==> flow/design.v (excerpt) <==
module fp_mul(clk, op1, op2, result, under, over);
input wire clk;
input wire [15:0] op1, op2;
output reg [15:0] result;
output reg under, over;
reg [15:0] op1reg, op2reg;
wire [21:0] signew;
wire [4:0] expnew;
wire signnew;
wire [15:0] fp_result;
wire fp_under, fp_over;
always @(posedge clk)
begin
	op1reg <= op1;
	op2reg <= op2;
	result <= fp_result;
	under <= fp_under;
	over <= fp_over;
end
fp1 stage1(.sig1(op1reg[10:0]), .sig2(op2reg[10:0]), .exp1(op1reg[14:11]), .exp2(op2reg[14:11]),
	.sign1(op1reg[15]), .sign2(op2reg[15]), .signew(signew), .expnew(expnew), .signnew(signnew));
fp2 stage2(.sig(signew), .exp(expnew), .sign(signnew), .fp_result(fp_result), .under(fp_under), .over(fp_over));
endmodule
Size in the first run: ~570 cells after synthesis, ~50 flip-flops, roughly 51 I/O pins, roughly 0.0054 sq mm of cells after synthesis.
export LEC_CHECK = 0
export CAP_MARGIN = 20
export CELL_PAD_IN_SITES_DETAIL_PLACEMENT = 0
export CORE_ASPECT_RATIO = 0.89
export CORE_MARGIN = 6
export CORE_UTILIZATION = 59
export MAX_ROUTING_LAYER = met5
export MIN_ROUTING_LAYER = met2
export PLACE_DENSITY = 0.55
export SETUP_SLACK_MARGIN = 0.26
export SLEW_MARGIN = 15
export TNS_END_PERCENT = 95
create_clock -name core_clock -period 7.58 [get_ports {clk}]
run.sh (not shown) runs the stock make flow with config.mk's settings and CLKGATE_MAP_FILE=.
Edit:
Settings changed: CORE_ASPECT_RATIO 0.89 to 0.83, CORE_MARGIN 6 to 2, CORE_UTILIZATION 59 to 62, CTS_CLUSTER_DIAMETER set to 46, CTS_CLUSTER_SIZE set to 99, MAX_ROUTING_LAYER met5 to not set, MIN_ROUTING_LAYER met2 to not set, PLACE_DENSITY 0.55 to not set, SETUP_SLACK_MARGIN 0.26 to not set, SLEW_MARGIN 15 to 35, TNS_END_PERCENT 95 to 70.
Clock period 7.58 ns to 5.04 ns, I/O delays scaled along.
Result: With this change the flow completed and failed the layout checks on negative setup slack; power went up by about 100%; cell count went up by 8.2%; core utilization went up by 14 points; sequential share of layout area went down by 1.4 points; via count went down by about 19%; global-route usage went down by 4.4 points; fmax went up by about 17%.
Edit:
Settings changed: ABC_AREA set to 1, CAP_MARGIN 20 to 5, CORE_UTILIZATION 62 to 71, CTS_CLUSTER_SIZE 99 to 73, SETUP_SLACK_MARGIN set to 1.22.
Outcome:
- The new run aborted during global routing (GRT-0232)
- synthesized cell count increases by 32%
- synthesized area increases by 6.8%
- die size decreases by 6.5%
Edit:
Settings changed: CAP_MARGIN 5 to 30, CELL_PAD_IN_SITES_GLOBAL_PLACEMENT set to 3, CORE_ASPECT_RATIO 0.83 to 1.6, CORE_MARGIN 2 to 6, CORE_UTILIZATION 71 to 60, CTS_CLUSTER_DIAMETER 46 to 226, CTS_CLUSTER_SIZE 73 to 99, GPL_TIMING_DRIVEN set to 1, PLACE_DENSITY_LB_ADDON set to 0.22, SETUP_SLACK_MARGIN 1.22 to 0.54.
What happened:
- The new run did not get past global placement without I/O
- synthesized cell count does not change
- area after synthesis is unchanged
- die size goes up by well over a third
Edit:
Settings changed: CAP_MARGIN 30 to 20, CELL_PAD_IN_SITES_GLOBAL_PLACEMENT 3 to not set, CORE_ASPECT_RATIO 1.6 to 0.83, CORE_MARGIN 6 to 2, CORE_UTILIZATION 60 to 45, CTS_CLUSTER_DIAMETER 226 to 300, GPL_TIMING_DRIVEN 1 to not set, SETUP_SLACK_MARGIN 0.54 to -0.25.
With this change the flow completed with no timing, DRC or antenna violations.
Synthesized area stays the same.
Die area increases by 13%.
Synthesized cell count is unchanged.

---

Setup of JK:
Starting RTL as in the previous note.
==> flow/design.v (excerpt) <==
module fp_mul(clk, op1, op2, result, under, over);
input wire clk;
input wire [15:0] op1, op2;
output reg [15:0] result;
output reg under, over;
reg [15:0] op1reg, op2reg;
wire [21:0] signew;
wire [4:0] expnew;
wire signnew;
wire [15:0] fp_result;
wire fp_under, fp_over;
always @(posedge clk)
begin
	op1reg <= op1;
	op2reg <= op2;
	result <= fp_result;
	under <= fp_under;
	over <= fp_over;
end
fp1 stage1(.sig1(op1reg[10:0]), .sig2(op2reg[10:0]), .exp1(op1reg[14:11]), .exp2(op2reg[14:11]),
	.sign1(op1reg[15]), .sign2(op2reg[15]), .signew(signew), .expnew(expnew), .signnew(signnew));
fp2 stage2(.sig(signew), .exp(expnew), .sign(signnew), .fp_result(fp_result), .under(fp_under), .over(fp_over));
endmodule
make LEC_CHECK=0 ABC_AREA=1 CAP_MARGIN=20 CORE_MARGIN=2 CORE_UTILIZATION=68 CTS_CLUSTER_DIAMETER=50 CTS_CLUSTER_SIZE=36 PLACE_DENSITY=0.6 SLEW_MARGIN=0 finish   # period 4.98 ns
JK ran to completion and came out clean on the timing, design-rule and antenna checks.
> inputs changed (JK -> MS)
- a deleted CTS_CLUSTER_DIAMETER that had been 50
- a deleted PLACE_DENSITY that had been 0.6
- a change of SLEW_MARGIN from 0 to 20
- a change of CORE_UTILIZATION from 68 to 65
- a deleted CTS_CLUSTER_SIZE that had been 36
- a change of the clock period (ns, I/O delays scaled along) from 4.98 to 5.83
## What came out
Sort MS and JK by detail-routed via count per cell, descending, and JK comes first.
Against JK, MS comes in 7.2 points lower on final worst-path cycle share.
[compare] base=JK new=MS: switching fraction of total power moved up, synthesized chip area reported by yosys ~0 delta, minimum clock period after layout went up, power decreased by 24% relative to the old numbers.
Note that the combined area of the multi-input logic cells recorded for JK amounts to 1.05 times the value seen in MS.
Summary: with JK as the reference, overall chip area in MS moved up by a few percent.
For MS and JK, there was not a single run that failed to finish clean.
In the metrics for MS and JK, the one carrying the higher worst hold slack is JK.
Compared with JK, MS degrades timing-limited maximum frequency.
Edits applied to the flow inputs when going from MS to AL:
- swapping 65 for 72 in CORE_UTILIZATION
- putting CTS_CLUSTER_SIZE at 100 where nothing was set
- swapping 5.83 for 4.82 in the clock period (ns, I/O delays scaled along)
==> comparison <==
Status AL: flow complete, layout not clean - setup timing. Run comparison: MS slowest stage cell on the critical path dfxtp_1; AL slowest stage cell on the critical path fa_1. First-pass GRT wire length deteriorates in AL relative to MS. Compared with MS, in AL post-layout worst setup margin went down; post-layout period usage of the worst path went up.
Changes in TR relative to AL:
- ABC_AREA no longer set, was 1
- CTS_CLUSTER_SIZE now 22, was 100
- CORE_UTILIZATION now 70, was 72
- SETUP_SLACK_MARGIN now -0.11, previously not set
- the clock period (ns, I/O delays scaled along) now 3.9, was 4.82
[summary]
Compared with AL, in TR area fraction in mux cells rose by 1.0 points; share of the core filled by cells before placement went down; post-synth tally of flip-flops with integrated enable has remained practically unchanged; area fraction in full adders, half adders and majority gates rose by 2.8 points; count of boundary I/O pins flat. [TR] number of setup buffers added after CTS fell 1 relative to AL. When TR is measured against AL, its standard-cell row count turns out 1 lower. Diff AL -> TR: netlist area before placement decreased about 6%, area reported by Yosys stat fell by 6.3%. TR did not run to completion, as it errored out during global routing.
Power is estimated from default activity; no workload was simulated.
